==> flow/design.v (excerpt) <==
module  cpu_pl (
  input clk,
  input rst,
  output [7:0] imem_addr,
  input [31:0] imem_data,
  output [7:0] mem_req_addr,
  output mem_req_rw,
  output mem_req_valid,
  output [127:0] mem_data_write,
  input [127:0] mem_data_read,
  input mem_ready,
  output [7:0] io_addr,
  output [31:0] io_dout,
  output io_we,
  input [31:0] io_din
);
clock: 5.88 ns
lec_check: 0
cap_margin: 20
core_margin: 2
core_utilization: 71
gpl_timing_driven: 1
max_routing_layer: met4
setup_slack_margin: 0.37
slew_margin: 20
run.sh (not shown) runs the stock make flow with config.mk's settings and CLKGATE_MAP_FILE=.
The starting point never finished: it broke off in 5_1_grt, error GRT-0116.
Then changed:
--- a/flow/config.mk
+++ b/flow/config.mk
@@ -8,7 +8,4 @@
 export CAP_MARGIN = 20
 export CORE_MARGIN = 2
-export CORE_UTILIZATION = 71
-export GPL_TIMING_DRIVEN = 1
-export MAX_ROUTING_LAYER = met4
-export SETUP_SLACK_MARGIN = 0.37
+export CORE_UTILIZATION = 56
 export SLEW_MARGIN = 20
==> flow/constraint.sdc (replaced) <==
create_clock -name core_clock -period 5.18 [get_ports {clk}]
set_input_delay 1.0360 -clock core_clock [delete_from_list [all_inputs] [get_ports {clk}]]
set_output_delay 1.0360 -clock core_clock [all_outputs]
set_load 0.01 [all_outputs]
Now the flow reached the layout checks and failed them: negative setup slack. Synthesized cell count is unchanged. Die area goes up by a quarter to a third. Synthesized area is unchanged.
Then changed:
--- a/flow/config.mk
+++ b/flow/config.mk
@@ -8,4 +8,4 @@
 export CAP_MARGIN = 20
 export CORE_MARGIN = 2
-export CORE_UTILIZATION = 56
+export CORE_UTILIZATION = 40
 export SLEW_MARGIN = 20
==> flow/constraint.sdc (replaced) <==
create_clock -name core_clock -period 12.6 [get_ports {clk}]
set_input_delay 2.5200 -clock core_clock [delete_from_list [all_inputs] [get_ports {clk}]]
set_output_delay 2.5200 -clock core_clock [all_outputs]
set_load 0.01 [all_outputs]
With this change the flow completed without violations.
Via count came out lower by a few percent.
Cell count came out higher by a few percent.
Flip-flop count is unchanged.
Then changed:
--- a/flow/config.mk
+++ b/flow/config.mk
@@ -8,4 +8,6 @@
 export CAP_MARGIN = 20
 export CORE_MARGIN = 2
-export CORE_UTILIZATION = 40
+export CORE_UTILIZATION = 72
+export CTS_CLUSTER_DIAMETER = 254
+export CTS_CLUSTER_SIZE = 34
 export SLEW_MARGIN = 20
==> flow/constraint.sdc (replaced) <==
create_clock -name core_clock -period 6.66 [get_ports {clk}]
set_input_delay 1.3320 -clock core_clock [delete_from_list [all_inputs] [get_ports {clk}]]
set_output_delay 1.3320 -clock core_clock [all_outputs]
set_load 0.01 [all_outputs]
After rerunning:
- This time the run failed in 5_1_grt
- synthesized area does not change
- synthesized cell count is unchanged
- die area goes down by well over a third

* * *

run A:
Starting RTL as in the previous note.
make LEC_CHECK=0 CAP_MARGIN=20 CELL_PAD_IN_SITES_DETAIL_PLACEMENT=0 CORE_MARGIN=2 CORE_UTILIZATION=40 GPL_ROUTABILITY_DRIVEN=0 GPL_TIMING_DRIVEN=1 HOLD_SLACK_MARGIN=0.24 MAX_ROUTING_LAYER=met4 SETUP_SLACK_MARGIN=2.72 SLEW_MARGIN=20 TNS_END_PERCENT=5 finish   # period 9.5 ns
Input-level comparison between run B and run A:
Settings: removing GPL_TIMING_DRIVEN (formerly 1); removing GPL_ROUTABILITY_DRIVEN (formerly 0); changing CORE_UTILIZATION from 40 to 72; removing CELL_PAD_IN_SITES_DETAIL_PLACEMENT (formerly 0); removing MAX_ROUTING_LAYER (formerly met4); setting CTS_CLUSTER_SIZE to 99 for the first time; removing HOLD_SLACK_MARGIN (formerly 0.24); setting CTS_CLUSTER_DIAMETER to 363 for the first time; setting PLACE_DENSITY_LB_ADDON to 0.02 for the first time; removing SETUP_SLACK_MARGIN (formerly 2.72); changing the clock period (ns, I/O delays scaled along) from 9.5 to 5.18.
### Flow results
Run B: GRT-0116 in 5_1_grt -> run aborted
As far as total of flip-flops plus latches after synthesis is concerned, run A and run B perform about the same.
Re maximum buffer depth of the clock tree: run A and run B aren't equal, and the lower value belongs to run B.
Number of resized instances in the post-cts repair step: run B vs run A up about 60%
Run B -> run A: synthesized chip area reported by yosys delta 0, exact match
The number of placed cells counting well taps in run A is 1.10 times that in run B.
Setup changes, run B to run C
Settings: removing CTS_CLUSTER_DIAMETER (formerly 363); removing PLACE_DENSITY_LB_ADDON (formerly 0.02); removing CTS_CLUSTER_SIZE (formerly 99); removing TNS_END_PERCENT (formerly 5); changing CORE_UTILIZATION from 72 to 57; changing the clock period (ns, I/O delays scaled along) from 5.18 to 5.13.
==> results <==
For run B, the flow was terminated by a tool error in 5_1_grt and produced no final design.
STATUS run=run C STAGES=ALL_DONE FINAL_CHECKS=FAILED CAUSE=setup timing
On run C: standard cell core area is about 26% higher than what run B gave.
Compared run C against run B; area after synthesis within noise.
Run C vs. run B: worst slack at placement went up by 0.63 ns.
Against run B, run C comes in 26% higher on chip area.
Detailed-placement wirelength estimate was lower in the run labelled run C.
Diff run B -> run C: placement row count rose 12%; floorplan-stage core utilization fell 15 points.
Modified inputs, run D compared to run C
Settings: changing CORE_UTILIZATION from 57 to 58; setting PLACE_DENSITY to 0.7 for the first time; setting GPL_TIMING_DRIVEN to 1 for the first time; changing the clock period (ns, I/O delays scaled along) from 5.13 to 5.15.
Nothing crashed in run D and all stages finished; the problem is that the final layout failed, the offending checks being setup timing. Relative to run C, global-route usage has increased by 0.36 points in run D. NOTE: area of the placeable core in run D falls short of that of run C. Run D vs run C: number of buffers created by CTS down. Compared with run C, in run D met1 routed wirelength after detailed routing closely matched the old numbers; total power decreased by about 0.4% relative to the old numbers; vertical die dimension decreased by about 0.9% relative to the old numbers; upper clock frequency limit closely matched the old numbers.
For run E, these inputs were changed with respect to run D:
Settings: removing GPL_TIMING_DRIVEN (formerly 1); setting SETUP_SLACK_MARGIN to 2.23 for the first time; changing CORE_UTILIZATION from 58 to 71; removing PLACE_DENSITY (formerly 0.7); setting CTS_CLUSTER_SIZE to 34 for the first time; setting CTS_CLUSTER_DIAMETER to 98 for the first time; changing the clock period (ns, I/O delays scaled along) from 5.15 to 7.97.
Results
Run E never completed, since it errored out during 5_1_grt.
Run E vs. run D: number of setup buffers added after CTS rose 41; number of buffers added by the clock tree synthesis step fell 68%.
Taking run D as the reference, in run E routability congestion estimate from global placement saw an increase; synthesized cell count held; number of placed instances, taps included down 899; HPWL after detailed placement moved up; maximum buffer depth of the clock tree moved down.
Overall die width (higher): run D
### run E -> run F
Settings: changing SETUP_SLACK_MARGIN from 2.23 to 1.34; changing SLEW_MARGIN from 20 to 0; changing CORE_UTILIZATION from 71 to 66; removing CTS_CLUSTER_DIAMETER (formerly 98); changing CTS_CLUSTER_SIZE from 34 to 55; setting HOLD_SLACK_MARGIN to 0.28 for the first time; changing the clock period (ns, I/O delays scaled along) from 7.97 to 5.13.
- Run E did not finish; the tool stopped in 5_1_grt with error ODB-0269.
- Run F finished all stages; layout check result: FAIL, due to setup timing.
- Comparing the two runs side by side, run F comes out ahead of run E on HPWL after detailed placement.
- Going from run E to run F, the maximum root-to-sink buffer count was found to have gone up by 1.
- Measured against each other, run E and run F differ in die size, the higher figure coming from run F.
- Run F vs. run E: pre-placement core utilization went down by 4.7 points.
- Comparing run E against run F, there is no change at all in portion of the post-synthesis area used by sequential elements.
- Cell total after placement went up by a few percent going from run E to run F.
- Per the comparison of run F with run E, number of placement rows increased by about 3.3% relative to the old numbers; area inside the core boundary increased by about 7% relative to the old numbers.
Power figures rest on the tool's default switching activity, not on a simulated workload.
